==> inputs of run K <==
==> flow/design.v <==
`timescale 1ns / 1ps
module Module_of_number
#(   
    parameter W_IN = 26,
    parameter W_OUT = 27
) (
    input  wire [W_IN -1:0 ] Input_a,
    input  wire [W_IN -1:0 ] Input_b,
    output wire [W_OUT-1:0 ] Output
);
wire  sign_a ;
wire  sign_b ;    
reg   [W_IN-1:0] module_a; 
reg   [W_IN-1:0] module_b;
assign  sign_a = Input_a[W_IN-1];
assign  sign_b = Input_b[W_IN-1];
always @* begin : async_proc
    case (sign_a)
        1'b0 : module_a =  Input_a;
        1'b1 : module_a = -Input_a;
    endcase
    case (sign_b)
        1'b0 : module_b =  Input_b;
        1'b1 : module_b = -Input_b;
    endcase
end
assign Output  = module_a + module_b;
endmodule
`timescale 1ns / 1ps
module EMA_Module
#(   
    parameter BWIDTH = 13,
    parameter DWIDTH = 27,
    parameter OUTWIDTH = 48   
) (
    input  wire clk,
    input  wire rst,
    input  wire [BWIDTH-1:0     ] Filter_Coefficient,
    input  wire [DWIDTH-1:0     ] Port_Data,
    input  wire                   Valid,
    output wire                   Valid_out_ema,
    output wire [OUTWIDTH-1:0   ] Filter_Out
);
reg        [DWIDTH-1:0]   Data;
reg        [BWIDTH-1:0]   Coeff_2;
reg        [BWIDTH-1:0]   Coeff_1;
reg signed [DWIDTH-1:0]   Pread; 
reg signed [OUTWIDTH-1:0] accum;
reg signed [OUTWIDTH-1:0] c;
reg Valid_1,Valid_2,Valid_3;
wire signed [DWIDTH+6:0] accum_shift ;
wire signed [DWIDTH-1:0] accum_raunding ;
assign accum_shift    = accum[OUTWIDTH-1:14   ];  
assign accum_raunding = accum_shift[DWIDTH-1:0];  
always @(posedge clk) begin
  if (rst) begin
    Data    <= 0;
    Coeff_1 <= 0;
    Coeff_2 <= 0;
    Pread   <= 0;
    accum   <= 0;
    c       <= 0;
    Valid_1 <= 1'b0;
    Valid_2 <= 1'b0;
    Valid_3 <= 1'b0;
  end else begin
    Valid_1 <= Valid;
    if (Valid) begin
        Data    <= Port_Data;
    end
    Coeff_1 <= Filter_Coefficient;
    Valid_2 <= Valid_1;
    Pread   <= $signed({1'b0,Data})  - accum_raunding;  
    Coeff_2 <= Coeff_1;
    if (Valid_2) begin
        accum   <= $signed({{5{1'b0}},Coeff_2}) * Pread + c;
        Valid_3 <= Valid_2;
    end
    if (Valid_3) begin
        c     <= accum;
    end
  end
end
assign Filter_Out = accum;
assign Valid_out_ema  = Valid_2;
endmodule
`timescale 1ns / 1ps
module Error
#(   
    parameter BWIDTH = 13,
    parameter AWIDTH = 27,
    parameter DWIDTH = 8,
    parameter OUTWIDTH = 48   
) (
    input  wire clk,
    input  wire rst,
    input  wire [BWIDTH-1:0     ] Error_Coefficient,
    input  wire [AWIDTH-1:0     ] Port_Data_A,
    input  wire [DWIDTH-1:0     ] R_level,
    input  wire                   Valid,
    output wire                   Valid_out_error,
    output wire [OUTWIDTH-1:0   ] Error_Out
);
reg signed [AWIDTH-1:0]   Data;
reg        [BWIDTH-1:0]   Coeff_2;
reg        [BWIDTH-1:0]   Coeff_1;
reg signed [DWIDTH-1:0]   Pread;
reg        [DWIDTH-1:0]   R_trig; 
reg signed [OUTWIDTH-1:0] accum;
reg signed [OUTWIDTH-1:0] c;
reg Valid_1,Valid_2;
always @(posedge clk) begin
  if (rst) begin
	R_trig  <= 0;
	Valid_1 <= 1'b0;
	Coeff_1 <= 0;
	Data    <= 0;
	Pread   <= 0;
	Valid_2 <= 1'b0;
	Coeff_2 <= 0;
	accum   <= 0;
	c       <= 0;
  end else begin
	R_trig  <= R_level;
	Valid_1 <= Valid;
	Coeff_1 <= Error_Coefficient;
	Data    <= Port_Data_A;
    Pread   <= $signed({1'b0,R_trig})  - Data;
	Valid_2 <= Valid_1;
	Coeff_2 <= Coeff_1;
	if (Valid_2) begin
		accum <= $signed({{5{1'b0}},Coeff_2}) * Pread + c;
	end
	c <= accum;
  end
end
assign Valid_out_error = Valid_2;
assign Error_Out = accum;
endmodule
`timescale 1ns / 1ps
module Test1
    #(   
    parameter W_IN        = 16,
    parameter W_IN_MODULE = 26,
    parameter BWIDTH      = 18,
    parameter FILTERWIDTH = 13,
    parameter AWIDTH      = 30,
    parameter DWIDTH      = 27,
    parameter DFWIDTH     = 18,
    parameter RWIDTH      = 8,
    parameter RFWIDTH     = 6,
    parameter DSPWIDTH    = 48,
    parameter MULTWIDTH   = DWIDTH + W_IN ,
    parameter RZEROS      = DFWIDTH - RFWIDTH,
    parameter W_OUT       = 16
) (
    input  wire clk,
    input  wire rst,
    input  wire [W_IN -1:0  	] s_chans_dataI,
    input  wire [W_IN -1:0  	] s_chans_dataQ,
    input  wire              	  s_chans_valid,
    input  wire [FILTERWIDTH-1:0] Filter_Coefficient,
    input  wire [FILTERWIDTH-1:0] Error_Coefficient,
    input  wire [RWIDTH-1:0     ] R_level,
    output wire              	  Valid_Out,
    output wire [W_IN_MODULE-1:0] OutputI,
    output wire [W_IN_MODULE-1:0] OutputQ
);
wire        [W_IN_MODULE:0] Module_Out;  
wire signed [DSPWIDTH-1:0 ] EMA_Out ;    
wire signed [DWIDTH+6:0   ] EMA_Out_Shift;  
wire signed [DWIDTH-1:0   ] EMA_Out_Round;  
wire        [DWIDTH-1:0   ] R_with_zeros;
wire signed [DSPWIDTH-1:0 ] Error_Out ;
wire signed [DWIDTH+6:0   ] Error_Out_Shift;  
wire signed [DWIDTH-1:0   ] Error_Out_Round;  
wire valid_connection,valid_error,valid_out_error;
reg   [0:0]  Valid_1,Valid_2;
reg  signed [W_IN-1:0       ] received_Qsignal;
reg  signed [W_IN-1:0       ] received_Isignal;
reg  signed [MULTWIDTH-1:0  ] first_Qmult;
reg  signed [MULTWIDTH-1:0  ] first_Imult;
wire signed [W_IN_MODULE-1:0] first_Qmult_round ;
wire signed [W_IN_MODULE-1:0] first_Imult_round ;
wire signed [W_IN-1:0       ] Satureted_real;
wire signed [W_IN-1:0       ] Satureted_imag;
reg  signed [W_IN_MODULE-1:0] Q_out_reg;
reg  signed [W_IN_MODULE-1:0] I_out_reg;
    assign Valid_Out  = valid_out_error;
    assign OutputQ    = Q_out_reg;
    assign OutputI    = I_out_reg;
always @(posedge clk) begin
  if (rst) begin
    received_Isignal <= 0;
    received_Qsignal <= 0;
    first_Imult      <= 0;
    first_Qmult      <= 0;
    Valid_1          <= 1'b0;
    Valid_2          <= 1'b0;
    I_out_reg        <= 0;
    Q_out_reg        <= 0;
  end else begin
    if(s_chans_valid) begin
        received_Isignal <= s_chans_dataI;  
        received_Qsignal <= s_chans_dataQ;  
    end
    first_Imult <= received_Isignal * Error_Out_Round;  
    first_Qmult <= received_Qsignal * Error_Out_Round;  
    Valid_1     <= s_chans_valid;
    Valid_2     <= Valid_1;
    if (Valid_Out)begin
        I_out_reg     <= first_Imult_round;  
        Q_out_reg     <= first_Qmult_round;  
    end
  end
 end
assign EMA_Out_Shift = EMA_Out[DSPWIDTH-1:14];  
assign EMA_Out_Round = EMA_Out_Shift[DWIDTH-1:0];  
assign R_with_zeros = {R_level,{RZEROS{1'b0}}};
assign Error_Out_Shift = Error_Out[DSPWIDTH-1:10];  
assign Error_Out_Round = Error_Out_Shift[DWIDTH-1:0];  
assign first_Imult_round = first_Imult[MULTWIDTH-1:17];  
assign first_Qmult_round = first_Qmult[MULTWIDTH-1:17];  
    Module_of_number #(
        .W_IN(W_IN_MODULE),  
        .W_OUT(W_IN_MODULE+1)  
    ) inst_Module_of_number (
        .Input_a   (first_Imult_round),
        .Input_b   (first_Qmult_round),
        .Output    (Module_Out)
    );
    EMA_Module #(
        .BWIDTH(FILTERWIDTH),  
        .DWIDTH(DWIDTH),  
        .OUTWIDTH(DSPWIDTH) 
    ) inst_EMA_Module (
        .clk  (clk),
        .rst  (rst),
        .Filter_Coefficient (Filter_Coefficient),
        .Port_Data (Module_Out) ,
        .Valid (Valid_2),
        .Valid_out_ema (valid_error),
        .Filter_Out (EMA_Out)
    );
    Error #(
        .BWIDTH(FILTERWIDTH),
        .AWIDTH(DWIDTH),
        .DWIDTH(DWIDTH),
        .OUTWIDTH(DSPWIDTH)
    ) inst_Error (
        .clk               (clk),
        .rst               (rst),
        .Error_Coefficient (Error_Coefficient),
        .Port_Data_A       (EMA_Out_Round),
        .R_level           (R_with_zeros),
        .Valid             (valid_error),
        .Valid_out_error   (valid_out_error),
        .Error_Out         (Error_Out)
    );
endmodule
==> flow/run.sh <==
#!/bin/bash
# the make line also repeats each setting of config.mk as NAME=value (left out here)
make -C /OpenROAD-flow-scripts/flow DESIGN_CONFIG=/design/flow/config.mk WORK_HOME=/design/flow/orfs CLKGATE_MAP_FILE= finish
==> flow/config.mk <==
export PLATFORM = sky130hd
export DESIGN_NAME = Test1
export DESIGN_NICKNAME = Test1
export VERILOG_FILES = /design/flow/design.v
export SDC_FILE = /design/flow/constraint.sdc
export NUM_CORES = 4
export LEC_CHECK = 0
export CAP_MARGIN = 40
export CORE_MARGIN = 2
export CORE_UTILIZATION = 72
export CTS_CLUSTER_DIAMETER = 100
export CTS_CLUSTER_SIZE = 22
export GPL_ROUTABILITY_DRIVEN = 1
export HOLD_SLACK_MARGIN = -0.08
export MAX_ROUTING_LAYER = met5
export MIN_ROUTING_LAYER = met1
export PLACE_DENSITY_LB_ADDON = 0.06
export SLEW_MARGIN = 20
export TNS_END_PERCENT = 100
==> flow/constraint.sdc <==
create_clock -name core_clock -period 7.54 [get_ports {clk}]
set_input_delay 1.5080 -clock core_clock [delete_from_list [all_inputs] [get_ports {clk}]]
set_output_delay 1.5080 -clock core_clock [all_outputs]
set_load 0.01 [all_outputs]
==> run E: changes against run K <==
==> flow/config.mk (replaced) <==
export PLATFORM = sky130hd
export DESIGN_NAME = Test1
export DESIGN_NICKNAME = Test1
export VERILOG_FILES = /design/flow/design.v
export SDC_FILE = /design/flow/constraint.sdc
export NUM_CORES = 4
export LEC_CHECK = 0
export CAP_MARGIN = 5
export CELL_PAD_IN_SITES_DETAIL_PLACEMENT = 1
export CORE_MARGIN = 3
export CORE_UTILIZATION = 40
export CTS_CLUSTER_DIAMETER = 42
export CTS_CLUSTER_SIZE = 33
export PLACE_DENSITY_LB_ADDON = 0.03
export SLEW_MARGIN = 20
==> flow/constraint.sdc (replaced) <==
create_clock -name core_clock -period 10.0 [get_ports {clk}]
set_input_delay 2.0000 -clock core_clock [delete_from_list [all_inputs] [get_ports {clk}]]
set_output_delay 2.0000 -clock core_clock [all_outputs]
set_load 0.01 [all_outputs]
==> comparison <==
- Run E finished with timing, DRC and antenna clean. Run K completed, yet does not pass: setup timing.
- Of run E and run K, run E has the higher wire length (gap about 10%, measured against run K).
- In run E the maximum frequency is smaller than in run K, by about 13%.
- Critical path depth: run K is higher than run E (6).
- In run K the first-iteration DRC count is larger than in run E, by about 90%.
- In run K the clock power is smaller than in run E, by 37%.
- Against run K, the combinational power of run E is smaller by 40%.
- In run E the die area is larger than in run K, by about 80%.
- Of run K and run E, run E has the higher sequential share of layout area (gap 0.23 points).
- Against run E, the worst hold slack of run K is better by 0.040 ns.
==> figures <==
Result of the run: run K complete, but fails checks; run E no timing/DRC/antenna violations
Reasons for failing layout checks: run K setup timing; run E -
Power group with the largest share: run K combinational logic; run E the clock network
Post-CTS Setup Repair Bufs: run K 37; run E 0
Final weighted congestion in routability-driven placement: run K 0.971; run E 0.831
Standard-cell rows: run K 117; run E 157
Post-DR wirelength/cell: run K 20.0 um; run E 20.5 um
Number of placed cells counting well taps: run K 9,969; run E 10,600
Pint: run K 5.88 mW; run E 5.41 mW
Largest fanout on the critical path: run K 6; run E 13
Clock buf/inv share: run K 1.47%; run E 4.34%
X dimension of the die: run K 325 um; run E 437 um
Switching share of power: run K 42.0%; run E 38.6%
Total global routing track utilization: run K 39.3%; run E 23.8%
Starting Density: run K 72.9%; run E 40.4%
Switching power of the nets: run K 4.25 mW; run E 3.40 mW
Die extent in y: run K 325 um; run E 437 um
RSZ-0062 raised after global routing: run K yes; run E no
Highest Signal Layer: run K met5; run E met4
Post-Route Skew: run K 0.0441 ns; run E 0.0455 ns
No activity file was given, so power comes from the tool's default toggle rates.
